// cache
module cache(
    clk,
    proc_reset,
    proc_read,
    proc_write,
    proc_addr,
    proc_wdata,
    proc_stall,
    proc_rdata,
    mem_read,
    mem_write,
    mem_addr,
    mem_rdata,
    mem_wdata,
    mem_ready
);
For scale: roughly 5,200 cells after synthesis, about 1,200 flip-flops, about 390 I/O pins, ~0.060 mm^2 of cells after synthesis.
clock: 4.18 ns
lec_check: 0
cap_margin: 30
core_margin: 2
core_utilization: 68
cts_cluster_size: 37
hold_slack_margin: 0.3
max_routing_layer: met4
slew_margin: 20
run.sh (not shown) runs the stock make flow with config.mk's settings and CLKGATE_MAP_FILE=.
The baseline finished but fails on setup timing.
Rerun with:
Settings changed: CAP_MARGIN 30 to 25, CELL_PAD_IN_SITES_DETAIL_PLACEMENT from default to 1, CORE_ASPECT_RATIO from default to 1.17, CORE_MARGIN 2 to 6, CORE_UTILIZATION 68 to 45, CTS_CLUSTER_DIAMETER from default to 178, CTS_CLUSTER_SIZE 37 to default, GPL_ROUTABILITY_DRIVEN from default to 1, GPL_TIMING_DRIVEN from default to 0, HOLD_SLACK_MARGIN 0.3 to default, MAX_ROUTING_LAYER met4 to met5, PLACE_DENSITY from default to 0.6, SLEW_MARGIN 20 to 40, TNS_END_PERCENT from default to 20.
Clock period 4.18 ns to 9.75 ns, I/O delays scaled along.
Effect:
- The changed run produced a layout that fails on setup timing
- power drops by well over a third
- non-clock buffer count drops by 365
- synthesized area is unchanged
- final area drops by a few percent
- clock skew drops by 0.0072 ns
- final cell count climbs by a few percent
- wire length climbs by well over a third


Starting RTL as in the previous note.
## cache
module cache(
    clk,
    proc_reset,
    proc_read,
    proc_write,
    proc_addr,
    proc_wdata,
    proc_stall,
    proc_rdata,
    mem_read,
    mem_write,
    mem_addr,
    mem_rdata,
    mem_wdata,
    mem_ready
);
clock: 4.18 ns
lec_check: 0
cap_margin: 30
core_margin: 2
core_utilization: 72
cts_cluster_size: 50
max_routing_layer: met4
place_density: 0.81
slew_margin: 20
The baseline died in global routing (5_1_grt).
Edit:
ABC_AREA = 0   (was unset)
CAP_MARGIN = 20   (was 30)
CELL_PAD_IN_SITES_DETAIL_PLACEMENT = 2   (was unset)
CORE_ASPECT_RATIO = 1.65   (was unset)
CORE_UTILIZATION = 34   (was 72)
CTS_CLUSTER_DIAMETER = 354   (was unset)
CTS_CLUSTER_SIZE = 67   (was 50)
GPL_TIMING_DRIVEN = 1   (was unset)
MAX_ROUTING_LAYER = unset   (was met4)
PLACE_DENSITY = unset   (was 0.81)
SETUP_SLACK_MARGIN = 1.65   (was unset)
SLEW_MARGIN = 15   (was 20)
TNS_END_PERCENT = 15   (was unset)
clock period = 5.79 ns   (was 4.18 ns; I/O delays follow)
=> The new run died in global routing (5_1_grt); synthesized cell count is unchanged; die area went up by about 110%; synthesized area stays the same.
Edit:
ABC_AREA = unset   (was 0)
CELL_PAD_IN_SITES_DETAIL_PLACEMENT = unset   (was 2)
CORE_ASPECT_RATIO = unset   (was 1.65)
CORE_UTILIZATION = 72   (was 34)
CTS_CLUSTER_DIAMETER = unset   (was 354)
CTS_CLUSTER_SIZE = 49   (was 67)
GPL_TIMING_DRIVEN = unset   (was 1)
HOLD_SLACK_MARGIN = -0.09   (was unset)
MAX_ROUTING_LAYER = met4   (was unset)
PLACE_DENSITY = 0.73   (was unset)
SETUP_SLACK_MARGIN = unset   (was 1.65)
SLEW_MARGIN = 20   (was 15)
TNS_END_PERCENT = unset   (was 15)
clock period = 4.42 ns   (was 5.79 ns; I/O delays follow)
Result: With this change the flow finished but fails on setup timing. Area after synthesis stays the same. Synthesized cell count is unchanged. Die size drops by about 50%.
Edit:
CORE_UTILIZATION = 45   (was 72)
CTS_CLUSTER_SIZE = unset   (was 49)
HOLD_SLACK_MARGIN = unset   (was -0.09)
MAX_ROUTING_LAYER = unset   (was met4)
PLACE_DENSITY = 0.6   (was 0.73)
clock period = 8.0 ns   (was 4.42 ns; I/O delays follow)
What happened: The changed run finished with timing, DRC and antenna clean. Global-route usage went down by 27 points. Combinational power went down by 56%. Routed wire length went down by 13%. Clock skew went down by 0.0081 ns. Clock-buffer cell count went up by 48. Final cell count barely changes. Via count went down by 19%. Synthesized cell count does not change.


Starting RTL as in the previous note.
Settings: LEC_CHECK=0, CAP_MARGIN=20, CORE_MARGIN=2, CORE_UTILIZATION=72, CTS_CLUSTER_DIAMETER=373, CTS_CLUSTER_SIZE=41, HOLD_SLACK_MARGIN=-0.09, PLACE_DENSITY_LB_ADDON=0.0, SETUP_SLACK_MARGIN=1.14, SLEW_MARGIN=20, TNS_END_PERCENT=5; clock period 4.18 ns.
The first run stopped in global routing (5_1_grt).
Change:
==> flow/config.mk (replaced) <==
export PLATFORM = sky130hd
export DESIGN_NAME = cache
export DESIGN_NICKNAME = cache
export VERILOG_FILES = /design/flow/design.v
export SDC_FILE = /design/flow/constraint.sdc
export NUM_CORES = 4
export LEC_CHECK = 0
export CAP_MARGIN = 20
export CORE_MARGIN = 2
export CORE_UTILIZATION = 72
export CTS_CLUSTER_SIZE = 50
export HOLD_SLACK_MARGIN = -0.08
export MAX_ROUTING_LAYER = met4
export PLACE_DENSITY = 0.64
export SETUP_SLACK_MARGIN = -0.27
export SLEW_MARGIN = 20
What happened: Now the flow reached the layout checks and failed them: capacitance limit, slew limit, setup timing; synthesized area does not change; die size does not change; synthesized cell count stays the same.
Change:
==> flow/config.mk (replaced) <==
export PLATFORM = sky130hd
export DESIGN_NAME = cache
export DESIGN_NICKNAME = cache
export VERILOG_FILES = /design/flow/design.v
export SDC_FILE = /design/flow/constraint.sdc
export NUM_CORES = 4
export LEC_CHECK = 0
export CAP_MARGIN = 30
export CORE_MARGIN = 2
export CORE_UTILIZATION = 68
export CTS_CLUSTER_SIZE = 37
export HOLD_SLACK_MARGIN = 0.3
export MAX_ROUTING_LAYER = met4
export SETUP_SLACK_MARGIN = 0.62
export SLEW_MARGIN = 20
After rerunning:
- This time the run ended with an error in global routing (5_1_grt) (ODB-0269)
- synthesized area is unchanged
- synthesized cell count does not change
- die size rises by a few percent
Power is estimated from default activity; no workload was simulated.
